==> v39 <==
==> flow/design.v <==
`timescale 1ns/10ps
module mpadd32_shift (CLK, RST_N, s_out, a_in, b_in, write, start, ready);
	input CLK, RST_N;
	input [255:0] a_in, b_in;
	input write, start;
	output [256:0] s_out;
	output ready;
	reg [256:0] sum;
	reg [255:0] a, b;
	reg ready;
	reg [2:0] counter;
	reg carry;
	reg [31:0] a0;
	reg [31:0] a1;
	reg [31:0] a2;
	reg [31:0] a3;
	reg [31:0] a4;
	reg [31:0] a5;
	reg [31:0] a6;
	reg [31:0] a7;
	reg [31:0] b0;
	reg [31:0] b1;
	reg [31:0] b2;
	reg [31:0] b3;
	reg [31:0] b4;
	reg [31:0] b5;
	reg [31:0] b6;
	reg [31:0] b7;
	reg [31:0] s0;
	reg [31:0] s1;
	reg [31:0] s2;
	reg [31:0] s3;
	reg [31:0] s4;
	reg [31:0] s5;
	reg [31:0] s6;
	reg [32:0] s7;
	assign s_out = {s7, s6, s5, s4, s3, s2, s1, s0};
	always @(posedge CLK) begin
		if (~RST_N) begin
			ready <= 1'b0;
			counter <= 3'b000;
		end
		else begin
			if (start) begin
				{carry, s0} <= a0 + b0;
				counter <= counter + 3'b001;
				{a0,a1,a2,a3,a4,a5,a6,a7} <= {a1,a2,a3,a4,a5,a6,a7,32'b0};
				{b0,b1,b2,b3,b4,b5,b6,b7} <= {b1,b2,b3,b4,b5,b6,b7,32'b0};
			end
			else if (counter == 3'b001) begin
				{carry, s1} <= a0 + b0 + carry;
				counter <= counter + 3'b001;
				{a0,a1,a2,a3,a4,a5,a6,a7} <= {a1,a2,a3,a4,a5,a6,a7,32'b0};
				{b0,b1,b2,b3,b4,b5,b6,b7} <= {b1,b2,b3,b4,b5,b6,b7,32'b0};
			end 
			else if (counter == 3'b010) begin
				{carry, s2} <= a0 + b0 + carry;
				counter <= counter + 3'b001;
				{a0,a1,a2,a3,a4,a5,a6,a7} <= {a1,a2,a3,a4,a5,a6,a7,32'b0};
				{b0,b1,b2,b3,b4,b5,b6,b7} <= {b1,b2,b3,b4,b5,b6,b7,32'b0};
			end 
			else if (counter == 3'b011) begin
				{carry, s3} <= a0 + b0 + carry;
				counter <= counter + 3'b001;
				{a0,a1,a2,a3,a4,a5,a6,a7} <= {a1,a2,a3,a4,a5,a6,a7,32'b0};
				{b0,b1,b2,b3,b4,b5,b6,b7} <= {b1,b2,b3,b4,b5,b6,b7,32'b0};
			end 
			else if (counter == 3'b100) begin
				{carry, s4} <= a0 + b0 + carry;
				counter <= counter + 3'b001;
				{a0,a1,a2,a3,a4,a5,a6,a7} <= {a1,a2,a3,a4,a5,a6,a7,32'b0};
				{b0,b1,b2,b3,b4,b5,b6,b7} <= {b1,b2,b3,b4,b5,b6,b7,32'b0};
			end 
			else if (counter == 3'b101) begin
				{carry, s5} <= a0 + b0 + carry;
				counter <= counter + 3'b001;
				{a0,a1,a2,a3,a4,a5,a6,a7} <= {a1,a2,a3,a4,a5,a6,a7,32'b0};
				{b0,b1,b2,b3,b4,b5,b6,b7} <= {b1,b2,b3,b4,b5,b6,b7,32'b0};
			end 
			else if (counter == 3'b110) begin
				{carry, s6} <= a0 + b0 + carry;
				counter <= counter + 3'b001;
				{a0,a1,a2,a3,a4,a5,a6,a7} <= {a1,a2,a3,a4,a5,a6,a7,32'b0};
				{b0,b1,b2,b3,b4,b5,b6,b7} <= {b1,b2,b3,b4,b5,b6,b7,32'b0};
			end 
			else if (counter == 3'b111) begin
				s7 <= a0 + b0 + carry;
				{a0,a1,a2,a3,a4,a5,a6,a7} <= {a1,a2,a3,a4,a5,a6,a7,32'b0};
				{b0,b1,b2,b3,b4,b5,b6,b7} <= {b1,b2,b3,b4,b5,b6,b7,32'b0};
				counter <= 3'b000;
				ready <= 1'b1;
			end
			else begin
				if (write) begin
					a0 <= a_in[31:0];
	 				a1 <= a_in[63:32];
					a2 <= a_in[95:64];
					a3 <= a_in[127:96];
					a4 <= a_in[159:128];
					a5 <= a_in[191:160];
					a6 <= a_in[223:192];
					a7 <= a_in[255:224];
					b0 <= b_in[31:0];
	 				b1 <= b_in[63:32];
					b2 <= b_in[95:64];
					b3 <= b_in[127:96];
					b4 <= b_in[159:128];
					b5 <= b_in[191:160];
					b6 <= b_in[223:192];
					b7 <= b_in[255:224];
					counter <= 3'b000;
					carry <= 1'b0;
				end
				ready <= 1'b0;
			end
		end
	end
endmodule
==> flow/run.sh <==
#!/bin/bash
# the make line also repeats each setting of config.mk as NAME=value (left out here)
make -C /OpenROAD-flow-scripts/flow DESIGN_CONFIG=/design/flow/config.mk WORK_HOME=/design/flow/orfs CLKGATE_MAP_FILE= finish
==> flow/config.mk <==
export PLATFORM = sky130hd
export DESIGN_NAME = mpadd32_shift
export DESIGN_NICKNAME = mpadd32_shift
export VERILOG_FILES = /design/flow/design.v
export SDC_FILE = /design/flow/constraint.sdc
export NUM_CORES = 4
export LEC_CHECK = 0
export CAP_MARGIN = 20
export CORE_MARGIN = 2
export CORE_UTILIZATION = 66
export SLEW_MARGIN = 20
==> flow/constraint.sdc <==
create_clock -name core_clock -period 2.54 [get_ports {CLK}]
set_input_delay 0.5080 -clock core_clock [delete_from_list [all_inputs] [get_ports {CLK}]]
set_output_delay 0.5080 -clock core_clock [all_outputs]
set_load 0.01 [all_outputs]
==> inputs of v35, as changes to v39 <==
- CORE_UTILIZATION: 66 -> 57
- CTS_CLUSTER_SIZE: not set -> 66
==> flow/constraint.sdc (replaced) <==
create_clock -name core_clock -period 2.51 [get_ports {CLK}]
set_input_delay 0.5020 -clock core_clock [delete_from_list [all_inputs] [get_ports {CLK}]]
set_output_delay 0.5020 -clock core_clock [all_outputs]
set_load 0.01 [all_outputs]
==> inputs of v23, as changes to v39 <==
- CAP_MARGIN: 20 -> 40
- CORE_UTILIZATION: 66 -> 70
- MAX_ROUTING_LAYER: not set -> met4
- PLACE_DENSITY: not set -> 0.64
==> flow/constraint.sdc (replaced) <==
create_clock -name core_clock -period 4.25 [get_ports {CLK}]
set_input_delay 0.8500 -clock core_clock [delete_from_list [all_inputs] [get_ports {CLK}]]
set_output_delay 0.8500 -clock core_clock [all_outputs]
set_load 0.01 [all_outputs]
==> comparison table <==
| metric | v39 | v35 | v23 |
|---|---|---|---|
| Status | aborted with a tool error | finished with violations | aborted with a tool error |
| Failing step | global routing (5_1_grt) | - | global routing (5_1_grt) |
| Layout check failures | - | setup timing | - |
| Row count | 81 | 87 | 78 |
| Placed Instances | 4,278 | 4,407 | 4,053 |
| Total core area | 48,600 um^2 | 56,300 um^2 | 45,500 um^2 |
| Starting utilization of the core area | 66.5% | 57.5% | 71.1% |
| Half-perimeter wire length after detailed placement | 81.3 mm | 73.3 mm | 79.8 mm |
| Net Count, Synth | 3,320 | 3,320 | 3,320 |
| Placer congestion estimate | 0.934 | 0.931 | 1.01 |
| Number of placed I/O pins | 774 | 774 | 774 |
| Worst-case setup slack after placement | -1.44 ns | -1.47 ns | -0.207 ns |
| Clock sink total | 774 | 774 | 774 |
| Proportion of synthesized chip area in sequential cells | 71.7% | 71.7% | 71.7% |
| Chip height | 225 um | 242 um | 219 um |
| Setup bufs post-CTS | 51 | 21 | 6 |
| Area fraction in mux cells | 0.128% | 0.128% | 0.128% |
| Number of synthesized flops with an enable pin | 770 | 770 | 770 |
| Total cell area at the placement stage | 42,900 um^2 | 43,000 um^2 | 40,900 um^2 |
| Compound-cell area share of the yosys netlist | 2.98% | 2.98% | 2.98% |
| Die Footprint | 50,800 um^2 | 58,700 um^2 | 47,900 um^2 |
| Inserted Clock Buffers | 76 | 77 | 75 |
| Maximum buffer depth of the clock tree | 3 | 3 | 3 |
| DIE WIDTH | 225 um | 242 um | 219 um |
| CTS resizes | 221 | 101 | 18 |
| Hold-fix buffers at CTS | 0 | 0 | 0 |
| Cells after synthesis | 2,763 | 2,763 | 2,763 |
| Async set-or-reset flop fraction in the synthesized netlist | 0% | 0% | 0% |


==> pepper <==
Starts from the design.v that is shown in full above.
==> flow/config.mk <==
export PLATFORM = sky130hd
export DESIGN_NAME = mpadd32_shift
export DESIGN_NICKNAME = mpadd32_shift
export VERILOG_FILES = /design/flow/design.v
export SDC_FILE = /design/flow/constraint.sdc
export NUM_CORES = 4
export LEC_CHECK = 0
export CAP_MARGIN = 20
export CORE_MARGIN = 2
export CORE_UTILIZATION = 40
export SLEW_MARGIN = 20
==> flow/constraint.sdc <==
create_clock -name core_clock -period 4.53 [get_ports {CLK}]
set_input_delay 0.9060 -clock core_clock [delete_from_list [all_inputs] [get_ports {CLK}]]
set_output_delay 0.9060 -clock core_clock [all_outputs]
set_load 0.01 [all_outputs]
run.sh (not shown) runs the stock make flow with config.mk's settings and CLKGATE_MAP_FILE=.
==> tundra: changes against pepper <==
--- a/flow/config.mk
+++ b/flow/config.mk
@@ -5,7 +5,12 @@
 export SDC_FILE = /design/flow/constraint.sdc
 export NUM_CORES = 4
 export LEC_CHECK = 0
+export ABC_AREA = 1
 export CAP_MARGIN = 20
 export CORE_MARGIN = 2
-export CORE_UTILIZATION = 40
+export CORE_UTILIZATION = 72
+export CTS_CLUSTER_DIAMETER = 361
+export CTS_CLUSTER_SIZE = 74
+export PLACE_DENSITY_LB_ADDON = 0.02
+export SETUP_SLACK_MARGIN = -0.26
 export SLEW_MARGIN = 20
==> flow/constraint.sdc (replaced) <==
create_clock -name core_clock -period 2.56 [get_ports {CLK}]
set_input_delay 0.5120 -clock core_clock [delete_from_list [all_inputs] [get_ports {CLK}]]
set_output_delay 0.5120 -clock core_clock [all_outputs]
set_load 0.01 [all_outputs]
==> xenon: changes against pepper <==
--- a/flow/config.mk
+++ b/flow/config.mk
@@ -5,7 +5,12 @@
 export SDC_FILE = /design/flow/constraint.sdc
 export NUM_CORES = 4
 export LEC_CHECK = 0
-export CAP_MARGIN = 20
+export CAP_MARGIN = 0
 export CORE_MARGIN = 2
-export CORE_UTILIZATION = 40
+export CORE_UTILIZATION = 70
+export CTS_CLUSTER_DIAMETER = 370
+export CTS_CLUSTER_SIZE = 51
+export MAX_ROUTING_LAYER = met4
+export SETUP_SLACK_MARGIN = -0.2
 export SLEW_MARGIN = 20
+export TNS_END_PERCENT = 5
==> flow/constraint.sdc (replaced) <==
create_clock -name core_clock -period 3.64 [get_ports {CLK}]
set_input_delay 0.7280 -clock core_clock [delete_from_list [all_inputs] [get_ports {CLK}]]
set_output_delay 0.7280 -clock core_clock [all_outputs]
set_load 0.01 [all_outputs]
==> results <==
pepper completed without violations. xenon aborted during global routing (5_1_grt). tundra never finished: it broke off in clock tree synthesis (4_1_cts) with DPL-0033. Synthesized cell count is the same in pepper and xenon. Die area, highest first: pepper, tundra, xenon. Of tundra and xenon, tundra has the higher synthesized area (gap 3.4%, measured against xenon).
